// datapath
module datapath(clk, rst, sw, seg0, seg1,seg2,seg3, mem_addr, mem_wdata, mem_we, mem_rdata);
Size in the first run: about 3200 cells after synthesis, ~83 I/O pins.
clock: 3.05 ns
lec_check: 0
cap_margin: 20
core_margin: 2
core_utilization: 72
cts_cluster_diameter: 354
cts_cluster_size: 15
hold_slack_margin: 0.3
place_density: 0.55
setup_slack_margin: 0.46
slew_margin: 20
run.sh (not shown) runs the stock make flow with config.mk's settings and CLKGATE_MAP_FILE=.
The starting point did not get past clock tree synthesis.
Next try:
==> flow/config.mk (replaced) <==
export PLATFORM = sky130hd
export DESIGN_NAME = datapath
export DESIGN_NICKNAME = datapath
export VERILOG_FILES = /design/flow/design.v
export SDC_FILE = /design/flow/constraint.sdc
export NUM_CORES = 4
export LEC_CHECK = 0
export CAP_MARGIN = 20
export CORE_MARGIN = 2
export CORE_UTILIZATION = 58
export SETUP_SLACK_MARGIN = -0.45
export SLEW_MARGIN = 20
==> flow/constraint.sdc (replaced) <==
create_clock -name core_clock -period 6.19 [get_ports {clk}]
set_input_delay 1.2380 -clock core_clock [delete_from_list [all_inputs] [get_ports {clk}]]
set_output_delay 1.2380 -clock core_clock [all_outputs]
set_load 0.01 [all_outputs]
After rerunning: With this change the flow finished with negative setup slack left. Synthesized cell count does not change. Die area rose by 24%. Synthesized area does not change.

* * *

run 1:
datapath again, from the RTL that the note above started with.
Settings: LEC_CHECK=0, CAP_MARGIN=20, CORE_MARGIN=4, CORE_UTILIZATION=40, SETUP_SLACK_MARGIN=1.95, SLEW_MARGIN=20; clock period 9.1 ns.
Inputs modified between run 1 and run 2:
# run 1
export LEC_CHECK = 0
export CAP_MARGIN = 20
export CORE_MARGIN = 4
export CORE_UTILIZATION = 40
export SETUP_SLACK_MARGIN = 1.95
export SLEW_MARGIN = 20
create_clock -name core_clock -period 9.1 [get_ports {clk}]
# run 2
export LEC_CHECK = 0
export CAP_MARGIN = 20
export CORE_MARGIN = 2
export CORE_UTILIZATION = 65
export MAX_ROUTING_LAYER = met4
export SLEW_MARGIN = 20
create_clock -name core_clock -period 7.9 [get_ports {clk}]
Notes after the runs:
Setup slack in run 2 is 1.70 ns below run 1. Run 1 → run 2: routed wire length now larger, via count climbed 12%. STATUS run=run 2 STAGES=ALL_DONE FINAL_CHECKS=FAILED CAUSE=negative setup slack. Compared with run 1, in run 2 critical path depth now larger, final worst-path cycle share now larger, initial core utilization picked up an extra 25 points.
The following lists how run 3 was set up differently from run 2:
# run 2
export LEC_CHECK = 0
export CAP_MARGIN = 20
export CORE_MARGIN = 2
export CORE_UTILIZATION = 65
export MAX_ROUTING_LAYER = met4
export SLEW_MARGIN = 20
create_clock -name core_clock -period 7.9 [get_ports {clk}]
# run 3
export LEC_CHECK = 0
export CAP_MARGIN = 20
export CORE_MARGIN = 2
export CORE_UTILIZATION = 70
export CTS_CLUSTER_DIAMETER = 59
export MAX_ROUTING_LAYER = met4
export PLACE_DENSITY = 0.66
export SETUP_SLACK_MARGIN = 1.14
export SLEW_MARGIN = 20
create_clock -name core_clock -period 9.3 [get_ports {clk}]
[summary]
- Looking only at transition at the pin with the smallest max-transition slack, and setting everything else aside, the higher value of run 2 and run 3 goes to run 3.
- Run 2 -> run 3: first-iteration DRC count increased by a little under 10%
- Diff run 2 -> run 3 | worst endpoint data arrival time | decrease of 0.05 ns
- Run 2 and run 3 ended up with roughly the same clock network area share.
- The flow did not stop early for run 3: all stages ran, and the layout cleared the timing, DRC and antenna checks.
- Run 3 vs run 2 — post-synthesis to final-layout area growth dropped 3.9 points.
- Against run 2, run 3 reports a global-route wire length before repair that is lower.
- [run 3] buffer count excluding the clock tree in the final layout fell about 30% relative to run 2
- Between run 2 and run 3, the cell count went down.
- Diff run 2 -> run 3 | pin count of the biggest net entering global routing | up by more than a quarter
- Via count of the first global-routing pass, run 2 and run 3, lower one = run 3.
### run 3 -> run 4
# run 3
export LEC_CHECK = 0
export CAP_MARGIN = 20
export CORE_MARGIN = 2
export CORE_UTILIZATION = 70
export CTS_CLUSTER_DIAMETER = 59
export MAX_ROUTING_LAYER = met4
export PLACE_DENSITY = 0.66
export SETUP_SLACK_MARGIN = 1.14
export SLEW_MARGIN = 20
create_clock -name core_clock -period 9.3 [get_ports {clk}]
# run 4
export LEC_CHECK = 0
export CAP_MARGIN = 20
export CORE_MARGIN = 2
export CORE_UTILIZATION = 72
export CTS_CLUSTER_DIAMETER = 269
export HOLD_SLACK_MARGIN = -0.1
export MAX_ROUTING_LAYER = met4
export SETUP_SLACK_MARGIN = 1.14
export SLEW_MARGIN = 20
create_clock -name core_clock -period 9.3 [get_ports {clk}]
[summary]
The log for run 4 ends in 5_1_grt with error GRT-0232, so the run never completed. Summary — overall chip area, run 4 relative to run 3: lower, by 2.7%. Floorplan core area shrinks by a few percent when moving from run 3 to run 4. Compare run 4 and run 3 | initial core utilization lower: run 3. Run 4 vs run 3: cell row count down in run 4. Reported for run 4 and run 3, multiplexer share of the synthesized area turned out identical to the last digit.
Input-level comparison between run 5 and run 4:
# run 4
export LEC_CHECK = 0
export CAP_MARGIN = 20
export CORE_MARGIN = 2
export CORE_UTILIZATION = 72
export CTS_CLUSTER_DIAMETER = 269
export HOLD_SLACK_MARGIN = -0.1
export MAX_ROUTING_LAYER = met4
export SETUP_SLACK_MARGIN = 1.14
export SLEW_MARGIN = 20
create_clock -name core_clock -period 9.3 [get_ports {clk}]
# run 5
export LEC_CHECK = 0
export CAP_MARGIN = 30
export CELL_PAD_IN_SITES_DETAIL_PLACEMENT = 1
export CELL_PAD_IN_SITES_GLOBAL_PLACEMENT = 3
export CORE_ASPECT_RATIO = 1.16
export CORE_MARGIN = 2
export CORE_UTILIZATION = 40
export GPL_ROUTABILITY_DRIVEN = 1
export MAX_ROUTING_LAYER = met4
export PLACE_DENSITY = 0.37
export SLEW_MARGIN = 20
export TNS_END_PERCENT = 20
create_clock -name core_clock -period 9.3 [get_ports {clk}]
Notes after the runs:
- Diff run 5..run 4 | maximum level of the CTS H-tree | unchanged
- Run 5 vs run 4: chip height up
- Delta (run 5 minus run 4): routability congestion estimate fell 11%, net count after synthesis stayed essentially flat, pre-placement core utilization decreased by 32 points relative to the old numbers, core area picked up an extra 80%.
- Post-placement cell area up 3.0% in run 5 wrt run 4
- Run 5 has completed all stages; timing, DRC and antenna checks passed.
- On total setup buffers inserted after CTS: run 5 sits below run 4.
- In the floorplan summary, run 5 is listed with a die area greater than that of run 4.

* * *

datapath again, from the RTL that the note above started with.
Settings: LEC_CHECK=0, ABC_AREA=1, CAP_MARGIN=20, CORE_MARGIN=2, CORE_UTILIZATION=70, CTS_CLUSTER_DIAMETER=59, MAX_ROUTING_LAYER=met4, PLACE_DENSITY=0.66, SETUP_SLACK_MARGIN=-0.5, SLEW_MARGIN=20; clock period 8.11 ns.
The starting point ran to the end with violations: setup timing.
Rerun with:
Settings changed: ABC_AREA 1 to default, CORE_UTILIZATION 70 to 65, CTS_CLUSTER_DIAMETER 59 to default, PLACE_DENSITY 0.66 to default, SETUP_SLACK_MARGIN -0.5 to 1.14.
Clock period 8.11 ns to 9.3 ns, I/O delays scaled along.
Result:
- With this change the flow finished with timing, DRC and antenna clean
- synthesized area went down slightly
- final cell count goes down by about a fifth
- wire length falls by a little under a tenth
- first-iteration DRC count went down by a quarter to a third

* * *

datapath again, from the RTL that the note above started with.
clock: 8.32 ns
lec_check: 0
abc_area: 1
cap_margin: 0
core_margin: 2
core_utilization: 72
cts_cluster_diameter: 243
max_routing_layer: met4
place_density_lb_addon: 0.01
setup_slack_margin: 0.68
slew_margin: 20
tns_end_percent: 70
The baseline never finished: it broke off in global routing (5_1_grt).
==> next run, changes <==
==> flow/config.mk (replaced) <==
export PLATFORM = sky130hd
export DESIGN_NAME = datapath
export DESIGN_NICKNAME = datapath
export VERILOG_FILES = /design/flow/design.v
export SDC_FILE = /design/flow/constraint.sdc
export NUM_CORES = 4
export LEC_CHECK = 0
export CAP_MARGIN = 20
export CORE_MARGIN = 2
export CORE_UTILIZATION = 70
export PLACE_DENSITY_LB_ADDON = 0.01
export SETUP_SLACK_MARGIN = -0.45
export SLEW_MARGIN = 20
==> flow/constraint.sdc (replaced) <==
create_clock -name core_clock -period 8.63 [get_ports {clk}]
set_input_delay 1.7260 -clock core_clock [delete_from_list [all_inputs] [get_ports {clk}]]
set_output_delay 1.7260 -clock core_clock [all_outputs]
set_load 0.01 [all_outputs]
This time the run completed and failed the layout checks on setup timing; die area climbs by a few percent; area after synthesis drops slightly; synthesized cell count drops by about a fifth.
==> next run, changes <==
--- a/flow/config.mk
+++ b/flow/config.mk
@@ -8,6 +8,4 @@
 export CAP_MARGIN = 20
-export CORE_MARGIN = 2
-export CORE_UTILIZATION = 70
-export PLACE_DENSITY_LB_ADDON = 0.01
-export SETUP_SLACK_MARGIN = -0.45
+export CORE_MARGIN = 4
+export CORE_UTILIZATION = 40
 export SLEW_MARGIN = 20
==> flow/constraint.sdc (replaced) <==
create_clock -name core_clock -period 9.1 [get_ports {clk}]
set_input_delay 1.8200 -clock core_clock [delete_from_list [all_inputs] [get_ports {clk}]]
set_output_delay 1.8200 -clock core_clock [all_outputs]
set_load 0.01 [all_outputs]
Effect: This time the run completed without violations. Register-to-register slack is better by 0.78 ns. Sequential share of layout area goes down by 0.13 points. Clock skew goes down by 0.0057 ns.
==> next run, changes <==
--- a/flow/config.mk
+++ b/flow/config.mk
@@ -8,4 +8,5 @@
 export CAP_MARGIN = 20
-export CORE_MARGIN = 4
-export CORE_UTILIZATION = 40
+export CORE_MARGIN = 2
+export CORE_UTILIZATION = 59
+export SETUP_SLACK_MARGIN = -0.45
 export SLEW_MARGIN = 20
==> flow/constraint.sdc (replaced) <==
create_clock -name core_clock -period 6.19 [get_ports {clk}]
set_input_delay 1.2380 -clock core_clock [delete_from_list [all_inputs] [get_ports {clk}]]
set_output_delay 1.2380 -clock core_clock [all_outputs]
set_load 0.01 [all_outputs]
After rerunning:
- With this change the flow completed and failed the layout checks on capacitance limit, slew limit, setup timing
- die size decreases by a quarter to a third
- final area increases by roughly a tenth
- global-route usage increases by 22 points
- worst setup slack loses 3.1 ns
- clock skew increases by 0.0054 ns
- via count increases by about a fifth
- sequential share of layout area decreases by 2.8 points
==> next run, changes <==
--- a/flow/config.mk
+++ b/flow/config.mk
@@ -8,5 +8,5 @@
 export CAP_MARGIN = 20
-export CORE_MARGIN = 2
+export CORE_MARGIN = 4
 export CORE_UTILIZATION = 59
-export SETUP_SLACK_MARGIN = -0.45
+export CTS_CLUSTER_SIZE = 99
 export SLEW_MARGIN = 20
==> flow/constraint.sdc (replaced) <==
create_clock -name core_clock -period 4.22 [get_ports {clk}]
set_input_delay 0.8440 -clock core_clock [delete_from_list [all_inputs] [get_ports {clk}]]
set_output_delay 0.8440 -clock core_clock [all_outputs]
set_load 0.01 [all_outputs]
After rerunning:
- The new run failed in global routing (5_1_grt)
- area after synthesis does not change
- synthesized cell count stays the same
- die area grows by 3.5%
